==> flow/design.v <==
module debounce(btn,clk,btn_pulse);
    parameter times=5000;
    input btn,clk;
    output reg btn_pulse;
    reg [12:0] N;		     
    always@(posedge clk) begin
        if (btn_pulse) begin
            if (btn==0&&N>0) begin
                N<=N-1;
            end
            else if(btn==0&&N==0) begin
                N<=0;
                btn_pulse<=0;
            end
            else begin
                N<=5000;
            end
        end
        else begin
            if (btn&&N<times) begin
                N<=N+1;
            end
            else if(btn&&N==times) begin
                N<=N;
                btn_pulse<=1;
            end
            else begin
                N<=0;
            end
        end
    end
endmodule
module rand_gen (clk,sw7,out);
    input clk,sw7;
    output reg [6:0] out;
    reg [31:0] state;
    always @(posedge clk) begin
        if (!sw7) begin
            state <= 0;
        end
        else begin
            state <= state * 32'h343fd + 32'h269EC3;
        end
        out <= (state >> 16) & 16'h7fff;
    end
endmodule
module segment (seg_data,seg_led);
    input [3:0] seg_data;
    output [7:0] seg_led;
    reg [7:0] seg_led_r;
    always @(*) begin
        case (seg_data)
            4'd0: seg_led_r = 8'h3f;
            4'd1: seg_led_r = 8'h06;
            4'd2: seg_led_r = 8'h5b;
            4'd3: seg_led_r = 8'h4f;
            4'd4: seg_led_r = 8'h66;
            4'd5: seg_led_r = 8'h6d;
            4'd6: seg_led_r = 8'h7d;
            4'd7: seg_led_r = 8'h07;
            4'd8: seg_led_r = 8'h7f;
            4'd9: seg_led_r = 8'h6f;
            default: seg_led_r = 8'h00;
        endcase
    end
    assign seg_led = seg_led_r;
endmodule
module countdown(clk,countdown_times,leave_times,sw7,game_state,countdown_state);
    input clk,sw7;
    input [1:0] game_state;
    input [4:0] countdown_times;
    output reg [4:0] leave_times;
    output reg [1:0] countdown_state;
    reg [19:0] second;           
    always @(posedge clk) begin
        if (!sw7) begin
            leave_times<=0;
            countdown_state<=0;
            second<=0;
        end
        else begin
            if (game_state==1) begin
                if (countdown_state==0) begin
                    leave_times<=countdown_times;
                    countdown_state<=1;
                end
                else begin
                    if (second==999999) begin
                        if (leave_times>1) begin
                            leave_times<=leave_times-1;
                            second<=0;
                        end
                        else begin
                            countdown_state<=2;
                            leave_times<=0;
                            second<=0;
                        end
                    end
                    else begin
                        second<=second+1;
                    end
                end
            end
            else if (game_state==2) begin
                if(countdown_state==2) begin
                    leave_times<=countdown_times;
                    countdown_state<=3;
                end
                else begin
                    if (second==999999) begin
                        if (leave_times>1) begin
                            leave_times<=leave_times-1;
                            second<=0;
                        end
                        else begin
                            countdown_state<=0;
                            leave_times<=0;
                            second<=0;
                        end
                    end
                    else begin
                        second<=second+1;
                    end
                end
            end
            else begin
                leave_times<=0;
                countdown_state<=0;
                second<=0;
            end
        end
    end
endmodule
module disp(clk,sw7,game_state,leave_times,seg_cat,seg_led,user_defined_cdtime);
    input clk;
    input sw7;
    input [4:0] leave_times;
    input [1:0] game_state;
    input [4:0] user_defined_cdtime;
    output reg [7:0] seg_cat;
    output [7:0] seg_led;
    reg [3:0] num [0:1];     
    always @(posedge clk) begin
        if (!sw7) begin
            num[0]<=15;
            num[1]<=15;
            seg_cat<=8'b11111111;
        end
        else begin
            if(game_state==0) begin
                if (seg_cat==8'b11111111) begin
                    seg_cat<=8'b11111110;
                end
                else begin
                    if (user_defined_cdtime>=30) begin
                        num[1]<=3;
                        num[0]<=0;
                    end
                    else if (user_defined_cdtime>=20) begin
                        num[1]<=2;
                        num[0]<=user_defined_cdtime-20;
                    end
                    else if (user_defined_cdtime>=10) begin
                        num[1]<=1;
                        num[0]<=user_defined_cdtime-10;
                    end
                    else begin
                        num[1]<=0;
                        num[0]<=user_defined_cdtime;
                    end
                    if (seg_cat==8'b11111110) begin
                        seg_cat<=8'b11111101;
                    end
                    else if(seg_cat==8'b11111101) begin
                        seg_cat<=8'b11111110;
                    end
                    else begin
                        seg_cat<=8'b11111111;
                    end
                end
            end
            else if (game_state==1||game_state==2) begin
                if (seg_cat==8'b11111111) begin
                    seg_cat<=8'b11111110;
                end
                else begin
                    if (leave_times-1>=20) begin
                        num[1]<=2;
                        num[0]<=leave_times-21;
                    end
                    else if (leave_times-1>=10) begin
                        num[1]<=1;
                        num[0]<=leave_times-11;
                    end
                    else begin
                        num[1]<=0;
                        num[0]<=leave_times-1;
                    end
                    if (seg_cat==8'b11111110) begin
                        seg_cat<=8'b11111101;
                    end
                    else if(seg_cat==8'b11111101) begin
                        seg_cat<=8'b11111110;
                    end
                    else begin
                        seg_cat<=8'b11111111;
                    end
                end
            end
            else begin
                num[0]<=15;
                num[1]<=15;
                seg_cat<=8'b11111111;
            end
        end
    end
    segment segment1(
                .seg_data(num[seg_cat[0]]),
                .seg_led(seg_led)
            );
endmodule
module music(clk,sw7,buzzer,success,music_state,game_state,leave_times);
    input clk,sw7,success;
    input [4:0] leave_times;
    input [1:0] game_state;
    output reg buzzer;
    output reg [1:0] music_state;
    reg [10:0] per;
    reg [6:0] cnt0;
    reg [16:0] time_cnt;
    reg [11:0] one_cnt;
    reg di;
    localparam
        A2 = 110,
        A2_ = 117,
        B2 = 123,
        C3 = 131,
        C3_ = 139,
        D3 = 147,
        D3_ = 156,
        E3 = 165,
        F3 = 175,
        F3_ = 185,
        G3 = 196,
        G3_ = 208,
        A3 = 220,
        A3_ = 233,
        B3 = 247,
        C4 = 262,
        C4_ = 277,
        D4 = 294,
        D4_ = 311,
        E4 = 330,
        F4 = 349,
        F4_ = 370,
        G4 = 392,
        G4_ = 415,
        A4 = 440,
        A4_ = 466,
        B4 = 494,
        C5 = 522,
        C5_ = 554,
        D5 = 587,
        D5_ = 622,
        E5 = 659,
        F5 = 698,
        F5_ = 740,
        G5 = 784,
        G5_ = 831,
        A5 = 880,
        A5_ = 932,
        B5 = 988,
        C6 = 1047;
    always @(posedge clk) begin
        if (!sw7) begin
            per<=0;
            cnt0<=0;
            time_cnt<=0;
            one_cnt<=0;
            music_state<=0;
            buzzer<=0;
            di<=0;
        end
        else
        if (game_state==2) begin
            if (di==1) begin
                if (one_cnt<958) begin
                    one_cnt<=one_cnt+1;
                end
                else begin
                    one_cnt<=0;
                    buzzer<=!buzzer;
                end
                if (per<=1023) begin
                    if (cnt0<121) begin
                        cnt0<=cnt0+1;
                    end
                    else begin
                        cnt0<=0;
                        per<=per+1;
                    end
                end
                else begin
                    buzzer<=0;
                    one_cnt<=0;
                    per<=0;
                    cnt0<=0;
                    di<=0;
                end
            end
            else begin
                if (one_cnt<15+leave_times*43) begin
                    if(per<999) begin
                        per<=per+1;
                    end
                    else begin
                        per<=0;
                        one_cnt<=one_cnt+1;
                    end
                end
                else begin
                    one_cnt<=0;
                    per<=0;
                    di<=1;
                end
            end
        end
        else if (game_state==3) begin
            if (music_state==0) begin
                music_state<=1;
                one_cnt<=0;
                time_cnt<=0;
                buzzer<=0;
                per<=0;
                cnt0<=0;
            end
            else begin
                if (success==1) begin
                    case (cnt0)
                        0:
                            per=G3;
                        1:
                            per=G3;
                        2:
                            per=G3;
                        3:
                            per=C4;
                        4:
                            per=C4;
                        5:
                            per=E4;
                        6:
                            per=E4;
                        7:
                            per=E4;
                        8:
                            per=G4;
                        9:
                            per=G4;
                        10:
                            per=G4;
                        11:
                            per=C5;
                        12:
                            per=C5;
                        13:
                            per=E5;
                        14:
                            per=E5;
                        15:
                            per=E5;
                        16:
                            per=G5;
                        17:
                            per=G5;
                        18:
                            per=G5;
                        19:
                            per=G5;
                        20:
                            per=G5;
                        21:
                            per=G5;
                        22:
                            per=G5;
                        23:
                            per=G5;
                        24:
                            per=E5;
                        25:
                            per=E5;
                        26:
                            per=E5;
                        27:
                            per=E5;
                        28:
                            per=E5;
                        29:
                            per=E5;
                        30:
                            per=E5;
                        31:
                            per=E5;
                        32:
                            per=G3_;
                        33:
                            per=G3_;
                        34:
                            per=G3_;
                        35:
                            per=C4;
                        36:
                            per=C4;
                        37:
                            per=D4_;
                        38:
                            per=D4_;
                        39:
                            per=D4_;
                        40:
                            per=G4_;
                        41:
                            per=G4_;
                        42:
                            per=G4_;
                        43:
                            per=C5;
                        44:
                            per=C5;
                        45:
                            per=D5_;
                        46:
                            per=D5_;
                        47:
                            per=D5_;
                        48:
                            per=A5_;
                        49:
                            per=A5_;
                        50:
                            per=A5_;
                        51:
                            per=A5_;
                        52:
                            per=A5_;
                        53:
                            per=A5_;
                        54:
                            per=A5_;
                        55:
                            per=A5_;
                        56:
                            per=D5_;
                        57:
                            per=D5_;
                        58:
                            per=D5_;
                        59:
                            per=D5_;
                        60:
                            per=D5_;
                        61:
                            per=D5_;
                        62:
                            per=D5_;
                        63:
                            per=D5_;
                        64:
                            per=A3_;
                        65:
                            per=A3_;
                        66:
                            per=A3_;
                        67:
                            per=D4;
                        68:
                            per=D4;
                        69:
                            per=F4;
                        70:
                            per=F4;
                        71:
                            per=F4;
                        72:
                            per=A4_;
                        73:
                            per=A4_;
                        74:
                            per=A4_;
                        75:
                            per=D5;
                        76:
                            per=D5;
                        77:
                            per=F5;
                        78:
                            per=F5;
                        79:
                            per=F5;
                        80:
                            per=A5_;
                        81:
                            per=A5_;
                        82:
                            per=A5_;
                        83:
                            per=A5_;
                        84:
                            per=A5_;
                        85:
                            per=A5_;
                        86:
                            per=A5_;
                        87:
                            per=A5_;
                        88:
                            per=A5_;
                        89:
                            per=A5_;
                        90:
                            per=A5_;
                        91:
                            per=A5_;
                        92:
                            per=A5_;
                        93:
                            per=A5_;
                        94:
                            per=A5_;
                        95:
                            per=A5_;
                        96:
                            per=C6;
                        97:
                            per=C6;
                        98:
                            per=C6;
                        99:
                            per=C6;
                        100:
                            per=C6;
                        101:
                            per=C6;
                        102:
                            per=C6;
                        103:
                            per=C6;
                        104:
                            per=C6;
                        105:
                            per=C6;
                        106:
                            per=C6;
                        107:
                            per=C6;
                        108:
                            per=C6;
                        109:
                            per=C6;
                        110:
                            per=C6;
                        111:
                            per=C6;
                        default: begin
                            music_state<=2;
                        end
                    endcase
                end
                else begin
                    case (cnt0)
                        0:
                            per=C5;
                        1:
                            per=C5;
                        2:
                            per=C5;
                        3:
                            per=C5;
                        4:
                            per=C5;
                        5:
                            per=G4;
                        6:
                            per=G4;
                        7:
                            per=G4;
                        8:
                            per=G4;
                        9:
                            per=G4;
                        10:
                            per=E4;
                        11:
                            per=E4;
                        12:
                            per=E4;
                        13:
                            per=E4;
                        14:
                            per=A4;
                        15:
                            per=A4;
                        16:
                            per=B4;
                        17:
                            per=B4;
                        18:
                            per=A4;
                        19:
                            per=A4;
                        20:
                            per=G4_;
                        21:
                            per=G4_;
                        22:
                            per=A4_;
                        23:
                            per=A4_;
                        24:
                            per=G4_;
                        25:
                            per=G4_;
                        26:
                            per=E4;
                        27:
                            per=E4;
                        28:
                            per=D4;
                        29:
                            per=D4;
                        30:
                            per=E4;
                        31:
                            per=E4;
                        32:
                            per=E4;
                        33:
                            per=E4;
                        34:
                            per=E4;
                        35:
                            per=E4;
                        36:
                            per=E4;
                        37:
                            per=E4;
                        default: begin
                            music_state<=2;
                        end
                    endcase
                end
                if (time_cnt<=120000-success*60000-1) begin
                    time_cnt<=time_cnt+1;
                    if(one_cnt*per<=500000) begin
                        one_cnt<=one_cnt+1;
                    end
                    else begin
                        one_cnt<=0;
                        buzzer<=!buzzer;
                    end
                end
                else begin
                    buzzer<=0;
                    time_cnt<=0;
                    cnt0<=cnt0+1;
                    one_cnt<=0;
                end
            end
        end
        else begin
            music_state<=0;
            buzzer<=0;
            per<=0;
            cnt0<=0;
            time_cnt<=0;
            one_cnt<=0;
        end
    end
endmodule
module cartoon (sw7,game_state,clk,green,red,row,leave_times,success);
    input [1:0] game_state;
    input success;
    input clk,sw7;
    input [4:0] leave_times;
    output [7:0] green,red;
    output reg [7:0] row;
    reg [7:0] red_cartoon [7:0];     
    reg [7:0] green_cartoon [7:0];   
    wire [7:0] scan [7:0];           
    reg [2:0] cnt;                   
    reg [20:0] times;                
    assign scan[0]=8'b11111110;
    assign scan[1]=8'b11111101;
    assign scan[2]=8'b11111011;
    assign scan[3]=8'b11110111;
    assign scan[4]=8'b11101111;
    assign scan[5]=8'b11011111;
    assign scan[6]=8'b10111111;
    assign scan[7]=8'b01111111;
    always @(posedge clk) begin
        if (!sw7) begin
            cnt<=0;
            row<=scan[0];
        end
        else begin
            cnt<=cnt+3'd1;
            row<=scan[cnt+3'd1];
        end
    end
    always @(posedge clk) begin
        if (!sw7) begin
            times<=0;
            red_cartoon[0]<=8'b00000000;
            red_cartoon[1]<=8'b00000000;
            red_cartoon[2]<=8'b00000000;
            red_cartoon[3]<=8'b00000000;
            red_cartoon[4]<=8'b00000000;
            red_cartoon[5]<=8'b00000000;
            red_cartoon[6]<=8'b00000000;
            red_cartoon[7]<=8'b00000000;
            green_cartoon[0]<=8'b00000000;
            green_cartoon[1]<=8'b00000000;
            green_cartoon[2]<=8'b00000000;
            green_cartoon[3]<=8'b00000000;
            green_cartoon[4]<=8'b00000000;
            green_cartoon[5]<=8'b00000000;
            green_cartoon[6]<=8'b00000000;
            green_cartoon[7]<=8'b00000000;
        end
        else begin 
            if (game_state==0) begin
                red_cartoon[0]<=8'b00011000;
                red_cartoon[1]<=8'b00011000;
                red_cartoon[2]<=8'b00011000;
                red_cartoon[3]<=8'b00011000;
                red_cartoon[4]<=8'b00011000;
                red_cartoon[5]<=8'b00100100;
                red_cartoon[6]<=8'b00100100;
                red_cartoon[7]<=8'b00011000;
                green_cartoon[0]<=8'b00011000;
                green_cartoon[1]<=8'b00011000;
                green_cartoon[2]<=8'b00011000;
                green_cartoon[3]<=8'b00011000;
                green_cartoon[4]<=8'b00000000;
                green_cartoon[5]<=8'b00000000;
                green_cartoon[6]<=8'b00000000;
                green_cartoon[7]<=8'b00000000;
            end
            else if (game_state==1) begin
                red_cartoon[0]<=8'b00011000;
                red_cartoon[1]<=8'b00011000;
                red_cartoon[2]<=8'b00011000;
                red_cartoon[3]<=8'b00011000;
                red_cartoon[4]<=8'b00011000;
                red_cartoon[5]<=8'b00100100;
                red_cartoon[6]<=8'b00100100;
                red_cartoon[7]<=8'b00011000;
                green_cartoon[0]<=8'b00011000;
                green_cartoon[1]<=8'b00011000;
                green_cartoon[2]<=8'b00011000;
                green_cartoon[3]<=8'b00011000;
                green_cartoon[4]<=8'b00000000;
                green_cartoon[5]<=8'b00000000;
                green_cartoon[6]<=8'b00000000;
                green_cartoon[7]<=8'b00000000;
            end
            else if (game_state==2) begin
                if (leave_times-1>=15) begin
                    red_cartoon[0]<=8'b00011000;
                    red_cartoon[1]<=8'b00011000;
                    red_cartoon[2]<=8'b00011000;
                    red_cartoon[3]<=8'b00011000;
                    red_cartoon[4]<=8'b00011000;
                    red_cartoon[5]<=8'b00100100;
                    red_cartoon[6]<=8'b00100100;
                    red_cartoon[7]<=8'b00011000;
                    green_cartoon[0]<=8'b00011000;
                    green_cartoon[1]<=8'b00011000;
                    green_cartoon[2]<=8'b00011000;
                    green_cartoon[3]<=8'b00011000;
                    green_cartoon[4]<=8'b00000000;
                    green_cartoon[5]<=8'b00000000;
                    green_cartoon[6]<=8'b00000000;
                    green_cartoon[7]<=8'b00000000;
                end
                else if (leave_times-1>=10) begin
                    red_cartoon[0]<=8'b00000000;
                    green_cartoon[0]<=8'b00000000;
                end
                else if(leave_times-1>=5) begin
                    red_cartoon[1]<=8'b00000000;
                    green_cartoon[1]<=8'b00000000;
                end
                else if (leave_times-1>0) begin
                    red_cartoon[2]<=8'b00000000;
                    green_cartoon[2]<=8'b00000000;
                end
                else begin
                    red_cartoon[3]<=8'b00000000;
                    green_cartoon[3]<=8'b00000000;
                end
                times<=0;
            end
            else if(game_state==3) begin
                green_cartoon[0]<=8'b00000000;
                green_cartoon[1]<=8'b00000000;
                green_cartoon[2]<=8'b00000000;
                green_cartoon[3]<=8'b00000000;
                green_cartoon[4]<=8'b00000000;
                green_cartoon[5]<=8'b00000000;
                green_cartoon[6]<=8'b00000000;
                green_cartoon[7]<=8'b00000000;
                if (success==1) begin
                    times<=times+1;
                    if (times<=100000) begin
                        red_cartoon[0]<=8'b00000000;
                        red_cartoon[1]<=8'b01100110;
                        red_cartoon[2]<=8'b00000000;
                        red_cartoon[3]<=8'b00000000;
                        red_cartoon[4]<=8'b00000000;
                        red_cartoon[5]<=8'b00000000;
                        red_cartoon[6]<=8'b00000000;
                        red_cartoon[7]<=8'b00000000;
                    end
                    else if(times<=200000) begin
                        red_cartoon[2]<=8'b11111111;
                    end
                    else if(times<=300000) begin
                        red_cartoon[3]<=8'b11111111;
                    end
                    else if(times<=400000) begin
                        red_cartoon[1]<=8'b00000000;
                        red_cartoon[4]<=8'b11111111;
                    end
                    else if (times<=500000) begin
                        red_cartoon[2]<=8'b00000000;
                        red_cartoon[5]<=8'b01111110;
                    end
                    else if(times<=600000) begin
                        red_cartoon[3]<=8'b00000000;
                        red_cartoon[6]<=8'b00111100;
                    end
                    else if(times<=700000) begin
                        red_cartoon[4]<=8'b00000000;
                        red_cartoon[7]<=8'b00011000;
                    end
                    else if (times<=800000) begin
                        red_cartoon[5]<=8'b00000000;
                    end
                    else if(times<=900000) begin
                        red_cartoon[6]<=8'b00000000;
                    end
                    else if(times<=1000000) begin
                        red_cartoon[7]<=8'b00000000;
                    end
                    else if(times<=1250000) begin
                        red_cartoon[0]<=8'b00000000;
                        red_cartoon[1]<=8'b01100110;
                        red_cartoon[2]<=8'b11111111;
                        red_cartoon[3]<=8'b11111111;
                        red_cartoon[4]<=8'b11111111;
                        red_cartoon[5]<=8'b01111110;
                        red_cartoon[6]<=8'b00111100;
                        red_cartoon[7]<=8'b00011000;
                    end
                    else if(times<=1500000) begin
                        red_cartoon[0]<=8'b00000000;
                        red_cartoon[1]<=8'b00000000;
                        red_cartoon[2]<=8'b00000000;
                        red_cartoon[3]<=8'b00000000;
                        red_cartoon[4]<=8'b00000000;
                        red_cartoon[5]<=8'b00000000;
                        red_cartoon[6]<=8'b00000000;
                        red_cartoon[7]<=8'b00000000;
                    end
                    else if(times<=1750000) begin
                        red_cartoon[0]<=8'b00000000;
                        red_cartoon[1]<=8'b01100110;
                        red_cartoon[2]<=8'b11111111;
                        red_cartoon[3]<=8'b11111111;
                        red_cartoon[4]<=8'b11111111;
                        red_cartoon[5]<=8'b01111110;
                        red_cartoon[6]<=8'b00111100;
                        red_cartoon[7]<=8'b00011000;
                    end
                    else if(times<=2000000) begin
                        red_cartoon[0]<=8'b00000000;
                        red_cartoon[1]<=8'b00000000;
                        red_cartoon[2]<=8'b00000000;
                        red_cartoon[3]<=8'b00000000;
                        red_cartoon[4]<=8'b00000000;
                        red_cartoon[5]<=8'b00000000;
                        red_cartoon[6]<=8'b00000000;
                        red_cartoon[7]<=8'b00000000;
                    end
                    else begin
                        times<=0;
                    end
                end
                else begin
                    if (times<=500000) begin
                        times<=times+1;
                        red_cartoon[0]<=8'b00000000;
                        red_cartoon[1]<=8'b01000000;
                        red_cartoon[2]<=8'b11110111;
                        red_cartoon[3]<=8'b01010101;
                        red_cartoon[4]<=8'b01010101;
                        red_cartoon[5]<=8'b01010101;
                        red_cartoon[6]<=8'b01010111;
                        red_cartoon[7]<=8'b00000000;
                    end
                    else if(times<=1000000) begin
                        times<=times+1;
                        red_cartoon[0]<=8'b00000000;
                        red_cartoon[1]<=8'b11000100;
                        red_cartoon[2]<=8'b00000100;
                        red_cartoon[3]<=8'b11011111;
                        red_cartoon[4]<=8'b00010101;
                        red_cartoon[5]<=8'b00011111;
                        red_cartoon[6]<=8'b01010101;
                        red_cartoon[7]<=8'b10011111;
                    end
                    else begin
                        times<=0;
                    end
                end
            end
        end
    end
    assign red=red_cartoon[cnt];
    assign green=green_cartoon[cnt];
endmodule
module boom_pro(sw7,start,clk,led,seg,sw_input,row,seg_cat,btn6,buzzer,green,red);
    input sw7,start,clk,btn6;        
    input [6:0] sw_input;            
    output buzzer;                   
    output [7:0] row,red,green;      
    output [7:0] seg_cat;            
    output [7:0] seg;                
    output reg [6:0] led;            
    reg [1:0] ps_input_times;        
    reg success;                     
    reg [6:0] password;              
    reg [1:0] game_state;            
    reg [4:0] countdown_times;       
    reg [4:0] user_defined_cdtime;   
    reg btn6_before;                 
    wire [4:0] leave_times;          
    wire [1:0] music_state;          
    wire [1:0] countdown_state;      
    wire [6:0] changing_pw;          
    wire btn6_pulse;                 
    wire start_pulse;                
    always @(posedge clk) begin
        if (!sw7) begin
            btn6_before<=0;
            user_defined_cdtime<=0;
            ps_input_times<=0;
            led<=0;
            success<=0;
            game_state<=0;
            password<=0;
            countdown_times<=0;
            user_defined_cdtime<=0;
        end
        else begin
            if (game_state==0) begin
                if (start_pulse) begin
                    success<=0;
                    btn6_before<=0;
                    game_state<=1;
                    countdown_times<=5;
                    password<=changing_pw;
                end
                if (sw_input[6]==1) begin
                    if (sw_input[4:0]>30) begin
                        user_defined_cdtime<=30;
                    end
                    else begin
                        user_defined_cdtime<=sw_input[4:0];
                    end
                end
                else begin
                    user_defined_cdtime<=20;
                end
            end
            else if (game_state==1) begin
                led<=password;
                if (countdown_state==2&&leave_times==0) begin
                    countdown_times<=user_defined_cdtime;
                    game_state<=2;
                    led<=0;
                end
            end
            else if (game_state==2) begin
                led<=sw_input;
                if (ps_input_times<2) begin
                    if (btn6_pulse==1&&btn6_before==0) begin
                        if (sw_input==password) begin
                            game_state<=3;
                            success<=1;
                            led<=0;
                        end
                        else begin
                            ps_input_times<=ps_input_times+1;
                        end
                    end
                    if (countdown_state==0&&leave_times==0) begin
                        game_state<=3;
                        success<=0;
                        led<=0;
                    end
                end
                else begin
                    game_state<=3;
                    success<=0;
                    led<=0;
                end
                btn6_before<=btn6_pulse;
            end
            else if (game_state==3) begin
                if (music_state==2) begin
                    game_state<=0;
                    success<=0;
                    password<=0;
                    countdown_times<=0;
                    ps_input_times<=0;
                end
            end
        end
    end
    debounce debounce1(
                 .btn(start),
                 .clk(clk),
                 .btn_pulse(start_pulse));
    debounce debounce2(
                 .btn(btn6),
                 .clk(clk),
                 .btn_pulse(btn6_pulse));
    rand_gen rand1(
             .clk(clk),
             .sw7(sw7),
             .out(changing_pw));
    disp disp1(
             .clk(clk),
             .sw7(sw7),
             .leave_times(leave_times),
             .user_defined_cdtime(user_defined_cdtime),
             .game_state (game_state),
             .seg_cat(seg_cat),
             .seg_led(seg));
    countdown countdown1(
                  .clk(clk),
                  .sw7(sw7),
                  .game_state(game_state),
                  .countdown_times(countdown_times),
                  .leave_times(leave_times),
                  .countdown_state(countdown_state));
    music music1(
              .clk(clk),
              .sw7(sw7),
              .success(success),
              .game_state(game_state),
              .leave_times(leave_times),
              .buzzer(buzzer),
              .music_state(music_state));
    cartoon cartoon1(
                .game_state(game_state),
                .success(success),
                .clk(clk),
                .sw7(sw7),
                .leave_times(leave_times),
                .green(green),
                .red(red),
                .row(row)
            );
endmodule
==> flow/run.sh <==
#!/bin/bash
# the make line also repeats each setting of config.mk as NAME=value (left out here)
make -C /OpenROAD-flow-scripts/flow DESIGN_CONFIG=/design/flow/config.mk WORK_HOME=/design/flow/orfs CLKGATE_MAP_FILE= finish
==> flow/config.mk <==
export PLATFORM = sky130hd
export DESIGN_NAME = boom_pro
export DESIGN_NICKNAME = boom_pro
export VERILOG_FILES = /design/flow/design.v
export SDC_FILE = /design/flow/constraint.sdc
export NUM_CORES = 4
export LEC_CHECK = 0
export ABC_AREA = 0
export CAP_MARGIN = 30
export CELL_PAD_IN_SITES_DETAIL_PLACEMENT = 2
export CORE_MARGIN = 2
export CORE_UTILIZATION = 40
export CTS_CLUSTER_DIAMETER = 214
export GPL_ROUTABILITY_DRIVEN = 0
export GPL_TIMING_DRIVEN = 0
export HOLD_SLACK_MARGIN = 0.19
export MIN_ROUTING_LAYER = met2
export PLACE_DENSITY_LB_ADDON = 0.3
export SETUP_SLACK_MARGIN = 4.15
export SLEW_MARGIN = 35
export TNS_END_PERCENT = 15
==> flow/constraint.sdc <==
create_clock -name core_clock -period 20.0 [get_ports {clk}]
set_input_delay 4.0000 -clock core_clock [delete_from_list [all_inputs] [get_ports {clk}]]
set_output_delay 4.0000 -clock core_clock [all_outputs]
set_load 0.01 [all_outputs]
==> out/qor.yml, run 1 <==
dieHeight_um: 255
htree_num_levels: 2
ys_area_um2: 25300
ys_sh_xor_pct: 4.30
yosysTopAreaCell: "dfxtp_1"
ys_top_cells_by_area: "dfxtp_1, fa_1, ha_1"
cts_root_buffer: "clkbuf_16"
hold_buffers: 0
postCtsSetupBuffers: 0
edf_count: 26
synth_area_um2: 25300
coreArea_um2: 62700
status: "stopped before the end"
synth_stat.cells: 3026
dpl_cell_area_um2: 26800
synth_warnings: 12
ys_sh_adder_pct: 27.7
muxShareOfSynthArea_pct: 1.17
ys_seq_share_pct: 20.8
port-buffer-count: 43
ys.flops: 250
postCtsResizedCells: 0
syn_inst: 3026
aoi_share_pct: 18.2
chipArea_um2: 65200
top_cell: "nand2_1"
lastStage: "global routing (5_1_grt)"
synth.distinct_cells: 105
clockBufferDepth: 3
fp_util_pct: 40.3
syn_area_per_cell_um2: 8.36
top_logic_kind: "adder cells"
async_reset_ff_share_pct: 0
fp-row-count: 92
cts_made_buffers: 34
error_line: "[ERROR GRT-0116] Global routing finished with congestion. Check the congestion regions in the DRC Viewer."
hpwlAfterDp_mm: 99.4
die_w_um: 255
grt_overflow: 162
gr-usage-all-layers_pct: 74.4
ff_type: "dfxtp_1"
synth_top_area_share_pct: 17.7
synthSimpleGateAreaFrac_pct: 20.8
cts_sinks: 250
pin_count: 59
common_cells: "nand2_1, inv_1, ha_1"
-- layer usage --
| layer | track usage (%) | GRT overflow |
|---|---|---|
| met1 | - | - |
| met2 | 77.3 | 35 |
| met3 | 81.1 | 64 |
| met4 | 61.7 | 39 |
| met5 | 54.2 | 24 |
-- metrics by stage --
step           utilization, %  hold WS, ns  instances  setup slack [ns]
3_3_place_gp             42.7        0.368       3926             10.07
4_1_cts                  44.5        0.405       3987              8.48
2_1_floorplan               -        0.349       3037             11.93
3_5_place_dp             42.8        0.393       3926              8.75
==> run 2: changes to the inputs <==
- CAP_MARGIN: 30 -> 20
- CELL_PAD_IN_SITES_GLOBAL_PLACEMENT: not set -> 3
- CORE_ASPECT_RATIO: not set -> 1.48
- CORE_UTILIZATION: 40 -> 59
- CTS_CLUSTER_DIAMETER: 214 -> 55
- CTS_CLUSTER_SIZE: not set -> 20
- GPL_ROUTABILITY_DRIVEN: 0 -> not set
- GPL_TIMING_DRIVEN: 0 -> 1
- HOLD_SLACK_MARGIN: 0.19 -> not set
- MAX_ROUTING_LAYER: not set -> met4
- PLACE_DENSITY_LB_ADDON: 0.3 -> not set
- SETUP_SLACK_MARGIN: 4.15 -> not set
- SLEW_MARGIN: 35 -> 20
- TNS_END_PERCENT: 15 -> 100
- clock period: 20.0 -> 7.94 ns (I/O delays scaled with it)
==> run 2 against run 1 <==
Compared with the run above:
- synthesized area did not move
- the run fails in global placement without I/O (3_1_place_gp_skip_io)
- die area fell by 32%
- synthesized cell count did not move
==> out/qor.yml, run 2 <==
status: "stopped before the end"
lastStage: "global placement without I/O (3_1_place_gp_skip_io)"
error_line: "[ERROR GPL-0301] Utilization 126.193 % exceeds 100%."
ys_area_um2: 25300  # unchanged
fp_util_pct: 59.5  # +19 points
aoi_share_pct: 18.2  # unchanged
synth_warnings: 12  # unchanged
syn_inst: 3026  # unchanged
muxShareOfSynthArea_pct: 1.17  # unchanged
async_reset_ff_share_pct: 0  # unchanged
ys_sh_xor_pct: 4.30  # unchanged
top_logic_kind: "adder cells"
ys.flops: 250  # unchanged
ys_sh_adder_pct: 27.7  # unchanged
ys_seq_share_pct: 20.8  # unchanged
synth.distinct_cells: 105  # unchanged
synth_top_area_share_pct: 17.7  # unchanged
ff_type: "dfxtp_1"
yosysTopAreaCell: "dfxtp_1"
synthSimpleGateAreaFrac_pct: 20.8  # unchanged
synth_stat.cells: 3026  # unchanged
dieHeight_um: 256  # +0.17%
chipArea_um2: 44600  # -32%
syn_area_per_cell_um2: 8.36  # unchanged
edf_count: 26  # unchanged
top_cell: "nand2_1"
coreArea_um2: 42500  # -32%
synth_area_um2: 25300  # unchanged
fp-row-count: 92  # unchanged
die_w_um: 174  # -32%
common_cells: "nand2_1, inv_1, ha_1"
ys_top_cells_by_area: "dfxtp_1, fa_1, ha_1"
==> run 3: changes to the inputs <==
- ABC_AREA: 0 -> 1
- CAP_MARGIN: 20 -> 30
- CELL_PAD_IN_SITES_GLOBAL_PLACEMENT: 3 -> not set
- CORE_ASPECT_RATIO: 1.48 -> not set
- CORE_UTILIZATION: 59 -> 40
- CTS_CLUSTER_DIAMETER: 55 -> 214
- CTS_CLUSTER_SIZE: 20 -> not set
- GPL_TIMING_DRIVEN: 1 -> not set
- HOLD_SLACK_MARGIN: not set -> 0.19
- MAX_ROUTING_LAYER: met4 -> not set
- PLACE_DENSITY_LB_ADDON: not set -> 0.3
- SETUP_SLACK_MARGIN: not set -> 4.15
- TNS_END_PERCENT: 100 -> 15
- clock period: 7.94 -> 20.0 ns (I/O delays scaled with it)
==> run 3 against run 2 <==
Compared with the run above:
- the flow stops in global routing (5_1_grt)
- synthesized area grew 3.7%
- die area grew 52%
- synthesized cell count grew 21%
==> out/qor.yml, run 3 <==
top_cell: "nand2_1"
chipArea_um2: 67600  # +52%
gr-usage-all-layers_pct: 71.4
ys_top_cells_by_area: "dfxtp_1, fa_1, ha_1"
coreArea_um2: 64600  # +52%
synthSimpleGateAreaFrac_pct: 27.1  # +6.3 points
ys_area_um2: 26200  # +3.7%
synth_warnings: 12  # unchanged
hpwlAfterDp_mm: 105
synth.distinct_cells: 70  # -33%
grt_overflow: 3
gp_congestion: 1.02
pin_count: 59
dpl_cell_area_um2: 27300
postCtsSetupBuffers: 0
aoi_share_pct: 11.7  # -6.4 points
ys_sh_xor_pct: 3.54  # -0.75 points
clockBufferDepth: 3
synth_stat.cells: 3675  # +21%
ys_seq_share_pct: 20.1  # -0.74 points
hold_buffers: 0
cts_sinks: 250
common_cells: "nand2_1, inv_1, nor2_1"
syn_inst: 3675  # +21%
ff_type: "dfxtp_1"
ys.flops: 250  # unchanged
edf_count: 26  # unchanged
top_logic_kind: "simple AND/OR/NAND/NOR gates"
htree_num_levels: 1
muxShareOfSynthArea_pct: 0  # -1.2 points
postCtsResizedCells: 0
async_reset_ff_share_pct: 0  # unchanged
synth_top_area_share_pct: 17.1  # -0.63 points
cts_root_buffer: "clkbuf_16"
placed_cells: 4498
cts_made_buffers: 31
status: "stopped before the end"
fp-row-count: 93  # +1.1%
dieHeight_um: 260  # +1.6%
port-buffer-count: 45
die_w_um: 260  # +49%
error_line: "[ERROR GRT-0116] Global routing finished with congestion. Check the congestion regions in the DRC Viewer."
yosysTopAreaCell: "dfxtp_1"
fp_util_pct: 40.6  # -19 points
ys_sh_adder_pct: 26.7  # -1.0 points
lastStage: "global routing (5_1_grt)"
synth_area_um2: 26200  # +3.7%
syn_area_per_cell_um2: 7.13  # -15%
[run 3: per-stage QoR]
step / setup WS, ns / util (%)
after floorplan: 13.21 / -
after global placement: 12.19 / 42.3
after CTS: 10.75 / 44.2
after detailed placement: 11.22 / 42.3
[run 3: routing by layer]
layer | GRT usage, % | overflow
met5 | 39.8 | 0
met4 | 57.8 | 2
met3 | 77.1 | 1
met2 | 76.7 | 0
met1 | - | -
==> run 4: changes to the inputs <==
- ABC_AREA: 1 -> not set
- CAP_MARGIN: 30 -> 20
- CELL_PAD_IN_SITES_DETAIL_PLACEMENT: 2 -> not set
- CORE_UTILIZATION: 40 -> 54
- CTS_CLUSTER_DIAMETER: 214 -> not set
- CTS_CLUSTER_SIZE: not set -> 49
- HOLD_SLACK_MARGIN: 0.19 -> not set
- MAX_ROUTING_LAYER: not set -> met4
- MIN_ROUTING_LAYER: met2 -> not set
- PLACE_DENSITY_LB_ADDON: 0.3 -> 0.06
- SETUP_SLACK_MARGIN: 4.15 -> 3.69
- SLEW_MARGIN: 20 -> 10
- TNS_END_PERCENT: 15 -> not set
- clock period: 20.0 -> 12.4 ns (I/O delays scaled with it)
==> run 4 against run 3 <==
Compared with the run above:
- now clean on timing, DRC and antenna
- synthesized cell count down 18%
- synthesized area down 3.5%
- die area down 28%
==> out/qor.yml, run 4 <==
status: "finished clean"
fin_util_pct: 58.7
synth_top_area_share_pct: 17.7  # +0.63 points
final_nets: 3416
hold_end: "rand1.out[6]"
area_delta_synth_final_pct: 7.71
min-delay-start: "rand1.state[22]"
hpwlAfterDp_mm: 49.6  # -53%
r2r_end: "music1.one_cnt[3]"
fin_tns_setup_ns: 0
warning_count: 63
synthSimpleGateAreaFrac_pct: 20.8  # -6.3 points
edf_count: 26  # unchanged
grt_setup_unrepaired: "no"
syn_area_per_cell_um2: 8.36  # +17%
ff2ff_path_depth: 27
finalCritPeriodShare_pct: 67.6
tritoncts: "yes"
path_depth: 27
antenna_found_initial: 1
htree_num_levels: 1  # unchanged
vias: 21725
insertion_delay_ns: 0.57
cts_root_buffer: "clkbuf_16"
worst-path-buf-inv: 4
clockBufferDepth: 3  # unchanged
fp-row-count: 79  # -15%
end_kind: "flip-flop"
crit_top_cell: "fa_1"
max-cap-violations: 0
dpl_cell_area_um2: 25900  # -5.3%
dieHeight_um: 220  # -15%
fin_skew_ns: 0.0196
fp_util_pct: 54.5  # +14 points
placed_cells: 3525  # -22%
period_needed_ns: 8.39
crit_end: "music1.one_cnt[3]"
ys_sh_xor_pct: 4.30  # +0.75 points
common_cells: "nand2_1, inv_1, ha_1"
ys_top_cells_by_area: "dfxtp_1, fa_1, ha_1"
grt_max_degree: 64
fmax_mhz: 119
pin_count: 59  # unchanged
grt_pass1_vias: 21151
max_slew_margin_pct: 24.0
ys_seq_share_pct: 20.8  # +0.74 points
drc: 0
cts_sinks: 250  # unchanged
synth_warnings: 12  # unchanged
top_logic_kind: "adder cells"
async_reset_ff_share_pct: 0  # unchanged
clk_pin_slew_worst_paths_ns: 0.06
grt_pass1_wl_mm: 108
cpPeakStageDelay_ns: 0.56
viasPerCell: 6.04
timing.rr.start: "music1.cnt0[0]"
critPathMaxFanout: 13
crit_start: "music1.cnt0[0]"
insertedDiodeCount: 0
mi_logic_area_um2: 18500
port-buffer-count: 45  # unchanged
finalNonFillerCells: 3597
setup_viol: 0
synth_stat.cells: 3026  # -18%
gp_congestion: 0.905  # -11%
ys_area_um2: 25300  # -3.5%
start_kind: "flip-flop"
ys.flops: 250  # unchanged
aoi_share_pct: 18.2  # +6.4 points
hp-class: "flip-flop to flip-flop"
path_class: "flip-flop to flip-flop"
hold_slack_ns: 0.377
gr-usage-all-layers_pct: 28.1
regArea_um2: 5270
muxShareOfSynthArea_pct: 1.17  # +1.2 points
drt_iter0_markers: 1624
top_cell: "nand2_1"
drt_pass1_iterations: 6
reg2reg_slack_ns: 4.01
cts_made_buffers: 29  # -6.5%
ant_nets: 0
cp.arrival_ns: 8.80
critical_path.top_delay_family: "adder cells"
yosysTopAreaCell: "dfxtp_1"
ff_type: "dfxtp_1"
coreArea_um2: 46400  # -28%
routedWlPerCell_um: 18.3
slew_violations: 0
syn_inst: 3026  # -18%
cp.required_ns: 12.81
design_area_um2: 27200
slowest_stage: "fa_1"
synth_area_um2: 25300  # -3.5%
tightest_slew_ns: 1.12
hold_buffers: 0  # unchanged
whs_path_depth: 0
chipArea_um2: 48600  # -28%
ys_sh_adder_pct: 27.7  # +1.0 points
synth.distinct_cells: 105  # +50%
hold_viol: 0
fillers: 4159
routed_wl_mm: 65.9
die_w_um: 220  # -15%
grt_overflow: 0
==> run 4: layout make-up <==
class                      instances  area share [%]
inverter                         269            3.72
sequential                       250            19.4
tap                              607            2.79
clock buffer                      38            3.05
clock inverter                    15           0.593
multi-input combinational       2340            67.9
timing repair buffer              78            2.63
==> run 4: through the flow <==
| step | setup WS [ns] |
|---|---|
| 6_report | 4.01 |
| 5_1_grt | 3.69 |
| 4_1_cts | 3.73 |
| 3_5_place_dp | 2.42 |
| 3_3_place_gp | 2.67 |
| 2_1_floorplan | 4.33 |
==> run 4: routing by layer <==
metal | track usage (%) | vias up | part of all wire [%]
met5 | - | - | 0
met4 | 7.00 | 0 | 2.2
met3 | 2.98 | 103 | 4.9
met2 | 45.9 | 604 | 47
met1 | 37.5 | 10563 | 45
li1 | - | 10455 | -
==> run 4: what timing repair did <==
action,4_1_cts,5_1_grt
buffers inserted,7,10
pin swaps,3,7
setup endpoints to repair,13,13
gates resized,23,26
cloned,0,1
==> run 5: changes to the inputs <==
- ABC_AREA: not set -> 0
- CELL_PAD_IN_SITES_GLOBAL_PLACEMENT: not set -> 0
- CORE_ASPECT_RATIO: not set -> 1.48
- CORE_UTILIZATION: 54 -> 71
- CTS_CLUSTER_DIAMETER: not set -> 51
- CTS_CLUSTER_SIZE: 49 -> 73
- GPL_ROUTABILITY_DRIVEN: not set -> 0
- GPL_TIMING_DRIVEN: not set -> 1
- MIN_ROUTING_LAYER: not set -> met1
- PLACE_DENSITY_LB_ADDON: 0.06 -> 0.14
- SETUP_SLACK_MARGIN: 3.69 -> 0.44
- SLEW_MARGIN: 10 -> 20
- TNS_END_PERCENT: not set -> 100
- clock period: 12.4 -> 8.26 ns (I/O delays scaled with it)
==> run 5 against run 4 <==
Compared with the run above:
- the layout now fails its checks (setup timing)
- clock skew up 0.019 ns
- fmax decreased by 6.2%
- critical path depth is 3 higher
- core utilization up 22 points
- global-route usage rose by 9.4 points
- critical endpoint is now music1.one_cnt[4]
- largest cell class unchanged
- highest routed layer unchanged
==> out/qor.yml, run 5 <==
critical_path.top_delay_family: "adder cells"
fmax_mhz: 112  # -6.2%
grt_overflow: 0  # unchanged
hp-class: "flip-flop to flip-flop"
ff2ff_path_depth: 30  # +11%
grt_pass1_wl_mm: 113  # +4.1%
fin_skew_ns: 0.0384  # +0.0188 ns
common_cells: "nand2_1, inv_1, ha_1"
ys.flops: 250  # unchanged
max_slew_margin_pct: 17.6  # -6.4 points
whs_path_depth: 0  # unchanged
warning_count: 65  # +3.2%
crit_start: "music1.cnt0[1]"
clockBufferDepth: 3  # unchanged
grt_pass1_vias: 23474  # +11%
slowest_stage: "fa_1"
drt_pass1_iterations: 8  # +2
cp.arrival_ns: 9.39  # +0.59 ns
muxShareOfSynthArea_pct: 1.17  # unchanged
syn_inst: 3026  # unchanged
cts_made_buffers: 25  # -14%
ys_top_cells_by_area: "dfxtp_1, fa_1, ha_1"
vias: 24138  # +11%
aoi_share_pct: 18.2  # unchanged
htree_num_levels: 1  # unchanged
dieHeight_um: 234  # +6.0%
cp.required_ns: 8.71  # -4.10 ns
design_area_um2: 28500  # +4.6%
drt_iter0_markers: 2296  # +41%
violations: "setup timing"
die_w_um: 159  # -28%
hold_slack_ns: 0.377  # -0.000328 ns
dpl_cell_area_um2: 26100  # +0.85%
worst_slack_ns: -0.677  # -4.69 ns
finalCritPeriodShare_pct: 108  # +41 points
slew_violations: 0  # unchanged
insertedDiodeCount: 0  # unchanged
fp-row-count: 84  # +6.3%
end_kind: "flip-flop"
grt_setup_unrepaired: "yes"
period_needed_ns: 8.94  # +0.550 ns
clk_pin_slew_worst_paths_ns: 0.09  # +0.03 ns
mi_logic_area_um2: 19100  # +3.3%
cts_root_buffer: "clkbuf_16"
ys_sh_adder_pct: 27.7  # unchanged
max-cap-violations: 0  # unchanged
reg2reg_slack_ns: -0.68  # -4.69 ns
insertion_delay_ns: 0.61  # +0.04 ns
regArea_um2: 5270  # about the same
synthSimpleGateAreaFrac_pct: 20.8  # unchanged
syn_area_per_cell_um2: 8.36  # unchanged
path_depth: 30  # +11%
tritoncts: "yes"
chipArea_um2: 37200  # -23%
edf_count: 26  # unchanged
tightest_slew_ns: 1.23  # +0.103 ns
ff_type: "dfxtp_1"
status: "complete, but fails checks"
final_nets: 3509  # +2.7%
hold_end: "rand1.out[6]"
ys_area_um2: 25300  # unchanged
ys_seq_share_pct: 20.8  # unchanged
grt_max_degree: 79  # +23%
placed_cells: 3438  # -2.5%
synth_stat.cells: 3026  # unchanged
crit_end: "music1.one_cnt[4]"
antenna_found_initial: 0  # -1
start_kind: "flip-flop"
worst-path-buf-inv: 8  # +4
drc: 0  # unchanged
synth.distinct_cells: 105  # unchanged
cpPeakStageDelay_ns: 0.58  # +0.02 ns
r2r_end: "music1.one_cnt[4]"
fillers: 2227  # -46%
viasPerCell: 6.79  # +12%
ys_sh_xor_pct: 4.30  # unchanged
gr-usage-all-layers_pct: 37.5  # +9.4 points
port-buffer-count: 45  # unchanged
pin_count: 59  # unchanged
timing.rr.start: "music1.cnt0[1]"
routedWlPerCell_um: 21.0  # +15%
hpwlAfterDp_mm: 49.7  # +0.11%
synth_top_area_share_pct: 17.7  # unchanged
yosysTopAreaCell: "dfxtp_1"
coreArea_um2: 35300  # -24%
fp_util_pct: 71.6  # +17 points
hold_viol: 0  # unchanged
synth_warnings: 12  # unchanged
finalNonFillerCells: 3553  # -1.2%
setup_viol: 13  # +13
critPathMaxFanout: 6  # -7
path_class: "flip-flop to flip-flop"
async_reset_ff_share_pct: 0  # unchanged
cts_sinks: 250  # unchanged
top_logic_kind: "adder cells"
area_delta_synth_final_pct: 12.7
synth_area_um2: 25300  # unchanged
top_cell: "nand2_1"
routed_wl_mm: 74.6  # +13%
min-delay-start: "rand1.state[22]"
ant_nets: 0  # unchanged
run 5: timing repair:
| action | 4_1_cts | 5_1_grt |
|---|---|---|
| resized | 89 | 100 |
| hold buffers | 0 | 0 |
| setup endpoints to repair | 13 | 13 |
| cloned | 3 | 0 |
| endpoints found under the hold margin | 0 | 0 |
| buffers inserted | 34 | 32 |
| pin swaps | 61 | 76 |
run 5: stage by stage:
step,worst slack [ns],TNS [ns],util [%]
2_1_floorplan,0.455,0,-
3_3_place_gp,0.132,0,74.0
3_5_place_dp,-0.0513,-0.513,74.0
4_1_cts,0.268,0,78.7
5_1_grt,-0.764,-9.14,80.7
6_report,-0.677,-8.25,80.7
run 5: layout make-up:
cell class | instances | share of cell area [%]
multi-input cells | 2339 | 67.0
flip-flops and latches | 250 | 18.5
repair buffers | 176 | 5.37
inverters | 269 | 3.56
clock buffers | 25 | 2.20
well taps | 473 | 2.08
clock inverters | 21 | 1.28
run 5: per-layer routing:
layer / part of all wire, % / wire length, µm / track usage, %
met1: 35 / 25900 / 40.4
met4: 7.4 / 5490 / 21.8
met2: 49 / 36900 / 66.2
met5: 0 / 0 / -
met3: 8.4 / 6250 / 5.29
==> run 6: changes to the inputs <==
- ABC_AREA: 0 -> not set
- CELL_PAD_IN_SITES_DETAIL_PLACEMENT: not set -> 0
- CELL_PAD_IN_SITES_GLOBAL_PLACEMENT: 0 -> 1
- CORE_ASPECT_RATIO: 1.48 -> not set
- CORE_MARGIN: 2 -> 3
- CORE_UTILIZATION: 71 -> 15
- CTS_CLUSTER_DIAMETER: 51 -> 219
- CTS_CLUSTER_SIZE: 73 -> not set
- GPL_ROUTABILITY_DRIVEN: 0 -> 1
- GPL_TIMING_DRIVEN: 1 -> not set
- MAX_ROUTING_LAYER: met4 -> not set
- MIN_ROUTING_LAYER: met1 -> not set
- PLACE_DENSITY_LB_ADDON: 0.14 -> 0.22
- SETUP_SLACK_MARGIN: 0.44 -> not set
- SLEW_MARGIN: 20 -> 15
- TNS_END_PERCENT: 100 -> 60
- clock period: 8.26 -> 7.33 ns (I/O delays scaled with it)
==> run 6 against run 5 <==
Compared with the run above:
- still fails the layout checks on setup timing
- synthesized area is the same
- via count decreased by 9.5%
- register-to-register slack gained 0.08 ns
- core utilization shrank 62 points
- fmax up 13%
- first-iteration DRC count fell by 52%
- count of clock-buffer cells in the layout is 27 higher
- non-clock buffer count is 98 higher
- cell count grew 52%
- sequential share of layout area shrank 1.8 points
- flip-flop count unchanged
- critical path type unchanged
- critical endpoint is now music1.one_cnt[5]
==> out/qor.yml, run 6 <==
hold_slack_ns: 0.373  # -0.00383 ns
hpwlAfterDp_mm: 67.3  # +35%
max_slew_margin_pct: 28.6  # +11 points
fillers: 18840  # +750%
wl_met3_mm: 1.95  # -69%
critPathMaxFanout: 6  # unchanged
reg2reg_slack_ns: -0.60  # +0.08 ns
grt_pass1_wl_mm: 139  # +23%
period_needed_ns: 7.93  # -1.01 ns
crit_top_cell: "fa_1"
grt_setup_unrepaired: "yes"
path_depth: 29  # -3.3%
timing.rr.start: "music1.cnt0[0]"
edf_count: 26  # unchanged
cts_sinks: 250  # unchanged
warning_count: 66  # +1.5%
dieHeight_um: 417  # +78%
synth.distinct_cells: 105  # unchanged
worst_slack_ns: -0.600  # +0.0775 ns
grt_max_degree: 60  # -24%
ys.flops: 250  # unchanged
slew_violations: 0  # unchanged
clockBufferDepth: 3  # unchanged
start_kind: "flip-flop"
htree_num_levels: 2  # +1
common_cells: "nand2_1, inv_1, ha_1"
cts_root_buffer: "clkbuf_16"
fin_skew_ns: 0.0249  # -0.0135 ns
ff2ff_path_depth: 29  # -3.3%
antenna_found_initial: 4  # +4
gp_congestion: 0.745
viasPerCell: 4.04  # -41%
status: "complete, but fails checks"
muxShareOfSynthArea_pct: 1.17  # unchanged
m1WireLength_mm: 41.2  # +59%
hold_buffers: 0  # unchanged
cpPeakStageDelay_ns: 0.57  # about the same
finalNonFillerCells: 5408  # +52%
slowest_stage: "fa_1"
synth_warnings: 12  # unchanged
drt_pass1_iterations: 5  # -3
whs_path_depth: 0  # unchanged
ys_sh_adder_pct: 27.7  # unchanged
die_w_um: 417  # +160%
placed_cells: 5321  # +55%
fp-row-count: 150  # +79%
ys_area_um2: 25300  # unchanged
crit_end: "music1.one_cnt[5]"
grt_overflow: 0  # unchanged
worst-path-buf-inv: 5  # -3
yosysTopAreaCell: "dfxtp_1"
fmax_mhz: 126  # +13%
highest-signal-layer: "met4"
pre_cts_slack_ns: -0.862  # -0.811 ns
cp.arrival_ns: 8.35  # -1.04 ns
ys_sh_xor_pct: 4.30  # unchanged
hold_end: "rand1.out[6]"
top_logic_kind: "adder cells"
top_cell: "nand2_1"
insertion_delay_ns: 0.57  # -0.04 ns
async_reset_ff_share_pct: 0  # unchanged
wl_met2_mm: 43.3  # +17%
tightest_slew_ns: 1.07  # -0.157 ns
ant_nets: 0  # unchanged
drt_iter0_markers: 1107  # -52%
chipArea_um2: 174000  # +370%
synth_top_area_share_pct: 17.7  # unchanged
port-buffer-count: 45  # unchanged
syn_area_per_cell_um2: 8.36  # unchanged
vias: 21834  # -9.5%
cp.required_ns: 7.75  # -0.96 ns
hp-class: "flip-flop to flip-flop"
max-cap-violations: 0  # unchanged
hold_viol: 0  # unchanged
routed_wl_mm: 87.9  # +18%
r2r_end: "music1.one_cnt[5]"
cts_made_buffers: 38  # +52%
synthSimpleGateAreaFrac_pct: 20.8  # unchanged
ys_seq_share_pct: 20.8  # unchanged
routedWlPerCell_um: 16.3  # -23%
gr-usage-all-layers_pct: 9.95  # -28 points
drc: 0  # unchanged
path_class: "flip-flop to flip-flop"
syn_inst: 3026  # unchanged
critical_path.top_delay_family: "adder cells"
tritoncts: "yes"
min-delay-start: "rand1.state[22]"
synth_stat.cells: 3026  # unchanged
pin_count: 59  # unchanged
ys_top_cells_by_area: "dfxtp_1, fa_1, ha_1"
end_kind: "flip-flop"
synth_area_um2: 25300  # unchanged
fp_util_pct: 15.1  # -56 points
clk_pin_slew_worst_paths_ns: 0.06  # -0.03 ns
crit_start: "music1.cnt0[0]"
ff_type: "dfxtp_1"
aoi_share_pct: 18.2  # unchanged
setup_viol: 13  # unchanged
finalCritPeriodShare_pct: 108  # about the same
grt_pass1_vias: 22874  # -2.6%
area_delta_synth_final_pct: 24.7
violations: "setup timing"
final_nets: 3621  # +3.2%
fin_util_pct: 18.8  # -62 points
coreArea_um2: 167000  # +370%
run 6: timing repair:
| item | in CTS | in global routing |
|---|---|---|
| resized | 11 | 57 |
| pin swaps | 2 | 8 |
| cloned | 0 | 2 |
| setup buffers | 0 | 15 |
| setup endpoints to repair | 13 | 13 |
| endpoints found under the hold margin | 0 | 0 |
run 6: per-layer routing:
layer / vias up / global-route usage (%)
met4: 0 / 1.99
met1: 10654 / 13.0
met5: - / 0
met3: 81 / 1.10
met2: 225 / 17.6
li1: 10874 / -
run 6: layout make-up:
cell class / count / area, µm² / area share (%)
Antenna cell: 1 / 2.50 / 0.00794
Clock buffer: 52 / 1110 / 3.54
Clock inverter: 18 / 170 / 0.540
Inverter: 269 / 1020 / 3.23
Multi-Input combinational cell: 2340 / 18900 / 60.0
Sequential cell: 250 / 5280 / 16.7
Tap cell: 2204 / 2760 / 8.74
Timing Repair Buffer: 274 / 2270 / 7.20
run 6: stage by stage:
step	cell area [µm²]	setup TNS, ns
global route	31500	-11.39
floorplan	25700	-0.389
finish	31500	-7.49
detailed placement	29700	-8.27
global placement	29700	-7.36
CTS	31100	-7.23
==> run 7: changes to the inputs <==
- CELL_PAD_IN_SITES_DETAIL_PLACEMENT: 0 -> not set
- CELL_PAD_IN_SITES_GLOBAL_PLACEMENT: 1 -> not set
- CORE_MARGIN: 3 -> 2
- CORE_UTILIZATION: 15 -> 59
- CTS_CLUSTER_DIAMETER: 219 -> not set
- GPL_ROUTABILITY_DRIVEN: 1 -> not set
- PLACE_DENSITY_LB_ADDON: 0.22 -> not set
- SETUP_SLACK_MARGIN: not set -> 3.29
- SLEW_MARGIN: 15 -> 20
- TNS_END_PERCENT: 60 -> not set
- clock period: 7.33 -> 13.6 ns (I/O delays scaled with it)
==> run 7 against run 6 <==
Compared with the run above:
- synthesized area did not move
- die area shrank 74%
- clock skew fell by 0.0056 ns
- routed wire length is 25% lower
- global-route usage grew 20 points
- now clean on timing, DRC and antenna
- via count fell by 0.21%
- register-to-register slack better by 4.4 ns
- flip-flop count unchanged
- critical path type unchanged
- critical endpoint unchanged
- core utilization is 45 points higher
==> out/qor.yml, run 7 <==
syn_inst: 3026  # unchanged
muxShareOfSynthArea_pct: 1.17  # unchanged
clk_pin_slew_worst_paths_ns: 0.06  # about the same
drt_iter0_markers: 1961  # +77%
aoi_share_pct: 18.2  # unchanged
critPathMaxFanout: 13  # +7
min-delay-start: "rand1.state[22]"
path_class: "flip-flop to flip-flop"
whs_path_depth: 0  # unchanged
async_reset_ff_share_pct: 0  # unchanged
hold_end: "rand1.out[6]"
cpPeakStageDelay_ns: 0.92  # +0.35 ns
tritoncts: "yes"
antenna_found_initial: 2  # -2
postCtsResizedCells: 0  # -11
status: "finished clean"
ys_sh_xor_pct: 4.30  # unchanged
worst-path-buf-inv: 2  # -3
fin_tns_setup_ns: 0  # +7.49 ns
grt_overflow: 0  # unchanged
slew_violations: 0  # unchanged
dieHeight_um: 211  # -49%
ys.flops: 250  # unchanged
drc: 0  # unchanged
grt_max_degree: 53  # -12%
hpwlAfterDp_mm: 49.7  # -26%
fillers: 3663  # -81%
top_cell: "nand2_1"
cts_made_buffers: 30  # -21%
period_needed_ns: 9.83  # +1.90 ns
cts_sinks: 250  # unchanged
finalNonFillerCells: 3510  # -35%
crit_end: "music1.one_cnt[5]"
port-buffer-count: 45  # unchanged
synth.distinct_cells: 105  # unchanged
ff2ff_path_depth: 26  # -10%
grt_pass1_vias: 21172  # -7.4%
pin_count: 59  # unchanged
hold_viol: 0  # unchanged
edf_count: 26  # unchanged
crit_top_cell: "fa_1"
ys_sh_adder_pct: 27.7  # unchanged
grt_pass1_wl_mm: 109  # -21%
yosysTopAreaCell: "dfxtp_1"
postCtsSetupBuffers: 0  # unchanged
ys_area_um2: 25300  # unchanged
synth_top_area_share_pct: 17.7  # unchanged
chipArea_um2: 44500  # -74%
r2r_end: "music1.one_cnt[5]"
cp.required_ns: 14.09  # +6.34 ns
fp_util_pct: 60.0  # +45 points
regArea_um2: 5270  # -0.19%
htree_num_levels: 1  # -1
viasPerCell: 6.21  # +54%
cp.arrival_ns: 10.32  # +1.97 ns
die_w_um: 211  # -49%
crit_start: "music1.cnt0[0]"
vias: 21789  # -0.21%
synthSimpleGateAreaFrac_pct: 20.8  # unchanged
ff_type: "dfxtp_1"
path_depth: 26  # -10%
clockBufferDepth: 3  # unchanged
max_slew_margin_pct: 22.6  # -5.9 points
fin_skew_ns: 0.0193  # -0.00564 ns
warning_count: 65  # -1.5%
ys_seq_share_pct: 20.8  # unchanged
drt_pass1_iterations: 6  # +1
routed_wl_mm: 65.6  # -25%
critical_path.top_delay_family: "adder cells"
timing.rr.start: "music1.cnt0[0]"
routedWlPerCell_um: 18.7  # +15%
grt_setup_unrepaired: "no"
final_nets: 3398  # -6.2%
synth_warnings: 12  # unchanged
insertion_delay_ns: 0.59  # +0.02 ns
common_cells: "nand2_1, inv_1, ha_1"
end_kind: "flip-flop"
hp-class: "flip-flop to flip-flop"
ant_nets: 0  # unchanged
start_kind: "flip-flop"
setup_viol: 0  # -13
mi_logic_area_um2: 18300  # -3.2%
fmax_mhz: 102  # -19%
ys_top_cells_by_area: "dfxtp_1, fa_1, ha_1"
synth_area_um2: 25300  # unchanged
finalCritPeriodShare_pct: 72.3  # -36 points
slowest_stage: "nor4_1"
top_logic_kind: "adder cells"
syn_area_per_cell_um2: 8.36  # unchanged
gr-usage-all-layers_pct: 29.7  # +20 points
tightest_slew_ns: 1.16  # +0.0868 ns
reg2reg_slack_ns: 3.77  # +4.37 ns
max-cap-violations: 0  # unchanged
cts_root_buffer: "clkbuf_16"
synth_stat.cells: 3026  # unchanged
coreArea_um2: 42100  # -75%
hold_buffers: 0  # unchanged
area_delta_synth_final_pct: 6.20
gp_congestion: 0.923  # +24%
placed_cells: 3457  # -35%
fp-row-count: 75  # -50%
[run 7: through the flow]
step / utilization, % / cell area (µm²) / setup WS (ns) / hold slack [ns]
3_3_place_gp: 61.2 / 25800 / 4.03 / 0.378
4_1_cts: 63.7 / 26800 / 3.67 / 0.382
2_1_floorplan: - / 25300 / 5.53 / 0.349
5_1_grt: 63.7 / 26800 / 3.31 / 0.390
6_report: 63.7 / 26900 / 3.77 / 0.381
3_5_place_dp: 61.2 / 25800 / 3.68 / 0.377
[run 7: metal layers]
layer / wire (µm) / GRT usage [%]
met5: 0 / 0
met1: 30000 / 42.4
met3: 4030 / 4.64
met4: 1880 / 9.03
met2: 29700 / 46.6
[run 7: cell type report]
cell class	count	share of cell area [%]
well taps	539	2.51
inverters	269	3.76
repair buffers	60	2.08
flip-flops and latches	250	19.6
clock inverters	15	0.806
multi-input cells	2339	68.3
diodes	1	0.00932
clock buffers	37	2.97
==> run 8: changes to the inputs <==
- CAP_MARGIN: 20 -> 30
- CELL_PAD_IN_SITES_DETAIL_PLACEMENT: not set -> 1
- CORE_ASPECT_RATIO: not set -> 1.33
- CORE_MARGIN: 2 -> 6
- CORE_UTILIZATION: 59 -> 69
- GPL_ROUTABILITY_DRIVEN: not set -> 0
- GPL_TIMING_DRIVEN: not set -> 0
- MIN_ROUTING_LAYER: not set -> met2
- PLACE_DENSITY_LB_ADDON: not set -> 0.29
- SETUP_SLACK_MARGIN: 3.29 -> 0.58
- TNS_END_PERCENT: not set -> 80
- clock period: 13.6 -> 13.7 ns (I/O delays scaled with it)
==> run 8 against run 7 <==
Compared with the run above:
- the flow now stops in detailed placement (3_5_place_dp)
- synthesized cell count did not move
- synthesized area did not move
- die area fell by 7.0%
==> out/qor.yml, run 8 <==
status: "stopped before the end"
lastStage: "detailed placement (3_5_place_dp)"
error_line: "[ERROR DPL-0033] detailed placement checks failed during check placement."
synth_area_um2: 25300  # unchanged
chipArea_um2: 41400  # -7.0%
ys_seq_share_pct: 20.8  # unchanged
synthSimpleGateAreaFrac_pct: 20.8  # unchanged
ys_sh_xor_pct: 4.30  # unchanged
ys_top_cells_by_area: "dfxtp_1, fa_1, ha_1"
edf_count: 26  # unchanged
ff_type: "dfxtp_1"
fp_util_pct: 70.4  # +10 points
yosysTopAreaCell: "dfxtp_1"
aoi_share_pct: 18.2  # unchanged
synth_top_area_share_pct: 17.7  # unchanged
ys_area_um2: 25300  # unchanged
top_logic_kind: "adder cells"
ys_sh_adder_pct: 27.7  # unchanged
synth.distinct_cells: 105  # unchanged
muxShareOfSynthArea_pct: 1.17  # unchanged
syn_area_per_cell_um2: 8.36  # unchanged
die_w_um: 178  # -16%
syn_inst: 3026  # unchanged
dieHeight_um: 233  # +10%
pin_count: 59  # unchanged
coreArea_um2: 35900  # -15%
synth_warnings: 12  # unchanged
port-buffer-count: 43  # -4.4%
fp-row-count: 80  # +6.7%
ys.flops: 250  # unchanged
synth_stat.cells: 3026  # unchanged
common_cells: "nand2_1, inv_1, ha_1"
async_reset_ff_share_pct: 0  # unchanged
top_cell: "nand2_1"
run 8: through the flow:
step	hold slack, ns	instances
after floorplan	0.349	3037
after global placement	0.369	3531
